== run A ==
## EQ_Engine
module EQ_Engine(clk, rst_n, lft_lp_out, rght_lp_out, lft_b1_out, rght_b1_out, lft_b2_out, rght_b2_out, lft_b3_out, rght_b3_out, lft_hp_out, rght_hp_out, aud_out_lft, aud_out_rght, POT_LP, POT_B1, POT_B2, POT_B3, POT_HP, VOL_POT);
input clk, rst_n;
input [11:0] POT_LP, POT_B1, POT_B2, POT_B3, POT_HP, VOL_POT;
input signed [15:0] lft_lp_out, rght_lp_out, lft_b1_out, rght_b1_out, lft_b2_out, rght_b2_out, lft_b3_out, rght_b3_out, lft_hp_out, rght_hp_out;
output [15:0] aud_out_lft, aud_out_rght;
logic signed [15:0] scaled_lp_lft, scaled_b1_lft, scaled_b2_lft, scaled_b3_lft, scaled_hp_lft, scaled_lp_rght, scaled_b1_rght, scaled_b2_rght, scaled_b3_rght, scaled_hp_rght;
logic signed [15:0] scaled_lp_lft_ff, scaled_b1_lft_ff, scaled_b2_lft_ff, scaled_b3_lft_ff, scaled_hp_lft_ff, scaled_lp_rght_ff, scaled_b1_rght_ff, scaled_b2_rght_ff, scaled_b3_rght_ff, scaled_hp_rght_ff;
logic signed [15:0] band_scale_sum_lft_ff, band_scale_sum_rght_ff, band_scale_sum_rght, band_scale_sum_lft;
logic signed [28:0] aud_out_mult_lft, aud_out_mult_rght;
band_scale bsleftlp(.POT(POT_LP), .audio(lft_lp_out), .scaled(scaled_lp_lft_ff), .clk(clk), .rst_n(rst_n));
band_scale bsleftb1(.POT(POT_B1), .audio(lft_b1_out), .scaled(scaled_b1_lft_ff), .clk(clk), .rst_n(rst_n));
band_scale bsleftb2(.POT(POT_B2), .audio(lft_b2_out), .scaled(scaled_b2_lft_ff), .clk(clk), .rst_n(rst_n));
band_scale bsleftb3(.POT(POT_B3), .audio(lft_b3_out), .scaled(scaled_b3_lft_ff), .clk(clk), .rst_n(rst_n));
band_scale bslefthp(.POT(POT_HP), .audio(lft_hp_out), .scaled(scaled_hp_lft_ff), .clk(clk), .rst_n(rst_n));
assign band_scale_sum_lft_ff = (scaled_lp_lft + scaled_b1_lft + scaled_b2_lft + scaled_b3_lft + scaled_hp_lft);
  ...
Size: roughly 250 flip-flops.
export LEC_CHECK = 0
export CAP_MARGIN = 20
export CELL_PAD_IN_SITES_DETAIL_PLACEMENT = 2
export CELL_PAD_IN_SITES_GLOBAL_PLACEMENT = 3
export CORE_ASPECT_RATIO = 0.96
export CORE_MARGIN = 10
export CORE_UTILIZATION = 54
export CTS_CLUSTER_DIAMETER = 73
export CTS_CLUSTER_SIZE = 48
export GPL_ROUTABILITY_DRIVEN = 0
export GPL_TIMING_DRIVEN = 1
export HOLD_SLACK_MARGIN = 0.23
export MIN_ROUTING_LAYER = met2
export PLACE_DENSITY_LB_ADDON = 0.02
export SLEW_MARGIN = 20
export TNS_END_PERCENT = 30
create_clock -name core_clock -period 6.94 [get_ports {clk}]
run.sh (not shown) runs the stock make flow with config.mk's settings and CLKGATE_MAP_FILE=.
In the summary table, run A is marked failed, with error FLW-0024 raised in global placement without I/O.
The inputs of run B differ from those of run A as listed below.
# run A
export LEC_CHECK = 0
export CAP_MARGIN = 20
export CELL_PAD_IN_SITES_DETAIL_PLACEMENT = 2
export CELL_PAD_IN_SITES_GLOBAL_PLACEMENT = 3
export CORE_ASPECT_RATIO = 0.96
export CORE_MARGIN = 10
export CORE_UTILIZATION = 54
export CTS_CLUSTER_DIAMETER = 73
export CTS_CLUSTER_SIZE = 48
export GPL_ROUTABILITY_DRIVEN = 0
export GPL_TIMING_DRIVEN = 1
export HOLD_SLACK_MARGIN = 0.23
export MIN_ROUTING_LAYER = met2
export PLACE_DENSITY_LB_ADDON = 0.02
export SLEW_MARGIN = 20
export TNS_END_PERCENT = 30
create_clock -name core_clock -period 6.94 [get_ports {clk}]
# run B
export LEC_CHECK = 0
export CAP_MARGIN = 20
export CORE_MARGIN = 2
export CORE_UTILIZATION = 45
export PLACE_DENSITY = 0.6
export SLEW_MARGIN = 20
create_clock -name core_clock -period 11.7 [get_ports {clk}]
Results
Run B has completed all stages; timing, DRC and antenna checks passed. Between run B and run A, the difference in mean post-synth cell area is negligible. Across both runs, number of rows created at floorplan was higher for run B than for run A. Floorplan net count came out exactly the same in run B and run A. As far as flip-flop and latch count after synthesis goes, run A and run B are indistinguishable; the numbers are identical. Run A -> run B: synthesized instance count delta 0, exact match. Run B vs. run A: area of the core region increased about 20%, core utilization before placement went down. Floorplan die width up about 3.7% in run B wrt run A. Between run B and run A, die area is higher for run B, run A comes in under that. Run B ended with more vertical extent of the die than run A.
> inputs changed (run B -> run C)
# run B
export LEC_CHECK = 0
export CAP_MARGIN = 20
export CORE_MARGIN = 2
export CORE_UTILIZATION = 45
export PLACE_DENSITY = 0.6
export SLEW_MARGIN = 20
create_clock -name core_clock -period 11.7 [get_ports {clk}]
# run C
export LEC_CHECK = 0
export CAP_MARGIN = 10
export CORE_MARGIN = 2
export CORE_UTILIZATION = 72
export CTS_CLUSTER_SIZE = 21
export SETUP_SLACK_MARGIN = 0.86
export SLEW_MARGIN = 20
create_clock -name core_clock -period 6.51 [get_ports {clk}]
## What came out
- Any difference in register clock-pin slew on the reported worst setup and hold paths between run C and run B is small enough to ignore.
- | run C | all stages done | FAIL | setup timing |
- Cell area after layout, run C vs run B: up by more than 10%
- Run C vs. run B: worst hold path stage count went down by 1.
- Compared run B against run C; count of multi-input combinational gates within noise.
- Total die area improves in run C relative to run B.
- Tightest hold margin delta for run C relative to run B: 0.099 ns lower
- Run B → run C: slack of the critical path lower, final weighted congestion of routability-driven global placement moved up.
[inputs] run D vs run C
# run C
export LEC_CHECK = 0
export CAP_MARGIN = 10
export CORE_MARGIN = 2
export CORE_UTILIZATION = 72
export CTS_CLUSTER_SIZE = 21
export SETUP_SLACK_MARGIN = 0.86
export SLEW_MARGIN = 20
create_clock -name core_clock -period 6.51 [get_ports {clk}]
# run D
export LEC_CHECK = 0
export CAP_MARGIN = 20
export CELL_PAD_IN_SITES_GLOBAL_PLACEMENT = 2
export CORE_MARGIN = 2
export CORE_UTILIZATION = 31
export CTS_CLUSTER_DIAMETER = 39
export CTS_CLUSTER_SIZE = 81
export GPL_ROUTABILITY_DRIVEN = 0
export MAX_ROUTING_LAYER = met4
export PLACE_DENSITY_LB_ADDON = 0.12
export SLEW_MARGIN = 20
export TNS_END_PERCENT = 20
create_clock -name core_clock -period 8.93 [get_ports {clk}]
==> comparison <==
Run D finished every stage; the final checks, however, were not passed, the failures being setup timing. Diff run C -> run D | wire length of the first global-routing pass | increase of 17000 um. In the reports for run D and run C, the smaller worst hold slack belongs to run C. Setup TNS, run D and run C, lower one = run C. Via count went down by more than 10% going from run C to run D.
